==> inputs of garnet <==
## Runner2048
module Runner2048 (board_clk, VGA_R, VGA_G, VGA_B, hsync, vsync, clk, blank_n, rst, inputnums);
Settings: LEC_CHECK=0, ABC_AREA=1, CAP_MARGIN=20, CELL_PAD_IN_SITES_DETAIL_PLACEMENT=1, CORE_MARGIN=6, CORE_UTILIZATION=41, CTS_CLUSTER_DIAMETER=152, GPL_TIMING_DRIVEN=0, MIN_ROUTING_LAYER=met2, PLACE_DENSITY_LB_ADDON=0.21, SLEW_MARGIN=20, TNS_END_PERCENT=75; clock period 20.0 ns.
run.sh (not shown) runs the stock make flow with config.mk's settings and CLKGATE_MAP_FILE=.
==> inputs of amber, as changes to garnet <==
- ABC_AREA: 1 -> unset
- CELL_PAD_IN_SITES_DETAIL_PLACEMENT: 1 -> unset
- CORE_MARGIN: 6 -> 2
- CORE_UTILIZATION: 41 -> 70
- CTS_CLUSTER_DIAMETER: 152 -> unset
- GPL_TIMING_DRIVEN: 0 -> unset
- MIN_ROUTING_LAYER: met2 -> unset
- PLACE_DENSITY_LB_ADDON: 0.21 -> unset
- SETUP_SLACK_MARGIN: unset -> 1.6
- TNS_END_PERCENT: 75 -> unset
==> flow/constraint.sdc (replaced) <==
create_clock -name core_clock -period 6.34 [get_ports {board_clk}]
set_input_delay 1.2680 -clock core_clock [delete_from_list [all_inputs] [get_ports {board_clk}]]
set_output_delay 1.2680 -clock core_clock [all_outputs]
set_load 0.01 [all_outputs]
==> inputs of fjord, as changes to garnet <==
- ABC_AREA: 1 -> unset
- CELL_PAD_IN_SITES_DETAIL_PLACEMENT: 1 -> unset
- CORE_MARGIN: 6 -> 2
- CORE_UTILIZATION: 41 -> 16
- CTS_CLUSTER_DIAMETER: 152 -> unset
- GPL_TIMING_DRIVEN: 0 -> unset
- MIN_ROUTING_LAYER: met2 -> unset
- PLACE_DENSITY_LB_ADDON: 0.21 -> unset
- TNS_END_PERCENT: 75 -> unset
==> flow/constraint.sdc (replaced) <==
create_clock -name core_clock -period 25.1 [get_ports {board_clk}]
set_input_delay 5.0200 -clock core_clock [delete_from_list [all_inputs] [get_ports {board_clk}]]
set_output_delay 5.0200 -clock core_clock [all_outputs]
set_load 0.01 [all_outputs]
==> flow_metrics.env <==
# implementation run metrics
export IMPL_status="did not finish"
export IMPL_gp_congestion=1.38
export IMPL_cts_buffers_inserted=60
export IMPL_stop_error="[ERROR GRT-0116] Global routing finished with congestion. Check the congestion regions in the DRC Viewer."
export IMPL_netlist_top_cells_count="nand2_1, inv_1, nor2_1"
export IMPL_stop_stage="5_1_grt"
export IMPL_busiest_layer="met3"
export IMPL_ys_sh_simple=0.340
export IMPL_die_area_mm2=0.119
export IMPL_yosysTopAreaCellShare=0.250
the above is filed under garnet

==> flow_metrics.env <==
# physical design summary
export IMPL_met3_usage=0.0293
export IMPL_netlist_top_cells_count="dfrtp_1, nand2_1, o21ai_0"
export IMPL_relSlewSlack=0.163
export IMPL_die_area_mm2=0.278
export IMPL_ys_sh_simple=0.187
export IMPL_clkbuf_count=71
export IMPL_status="timing/DRC/antenna clean"
export IMPL_antenna_found_initial=6
export IMPL_warnings=37
export IMPL_ys_sh_mux=0.0963
export IMPL_yosys_warnings=12
export IMPL_ys_sh_adder=0.0921
export IMPL_gp_congestion=0.988
export IMPL_sh_seq_area=0.228
export IMPL_yosysTopAreaCellShare=0.259
export IMPL_busiest_layer="met2"
the above is filed under fjord

==> flow_metrics.env <==
# physical design summary
export IMPL_ys_sh_mux=0.0963
export IMPL_yosysTopAreaCellShare=0.259
export IMPL_die_area_mm2=0.0646
export IMPL_status="timing/DRC/antenna clean"
export IMPL_ys_sh_aoi=0.242
export IMPL_ys_sh_simple=0.187
export IMPL_setup_viol=0
export IMPL_timing_final_crit_share=0.778
export IMPL_htreeDepth=2
export IMPL_clk_latency_ns=0.65
export IMPL_port_buffers=33
export IMPL_busiest_layer="met2"
export IMPL_post_route_min_period_ns=4.93
export IMPL_cp_cell_sequence="ha_1 -> a211oi_1 -> o31a_1 -> o21ai_0 -> xnor2_1 -> o2111ai_2 -> o31ai_4 -> nand4_4 -> nor4_4 -> buf_4 -> o21ai_4 -> buf_6 -> or4_4 -> mux2_1"
export IMPL_nets=5409
export IMPL_p_per_area_mw_per_mm2=548
export IMPL_netlist_top_cells_count="dfrtp_1, nand2_1, o21ai_0"
the above is filed under amber

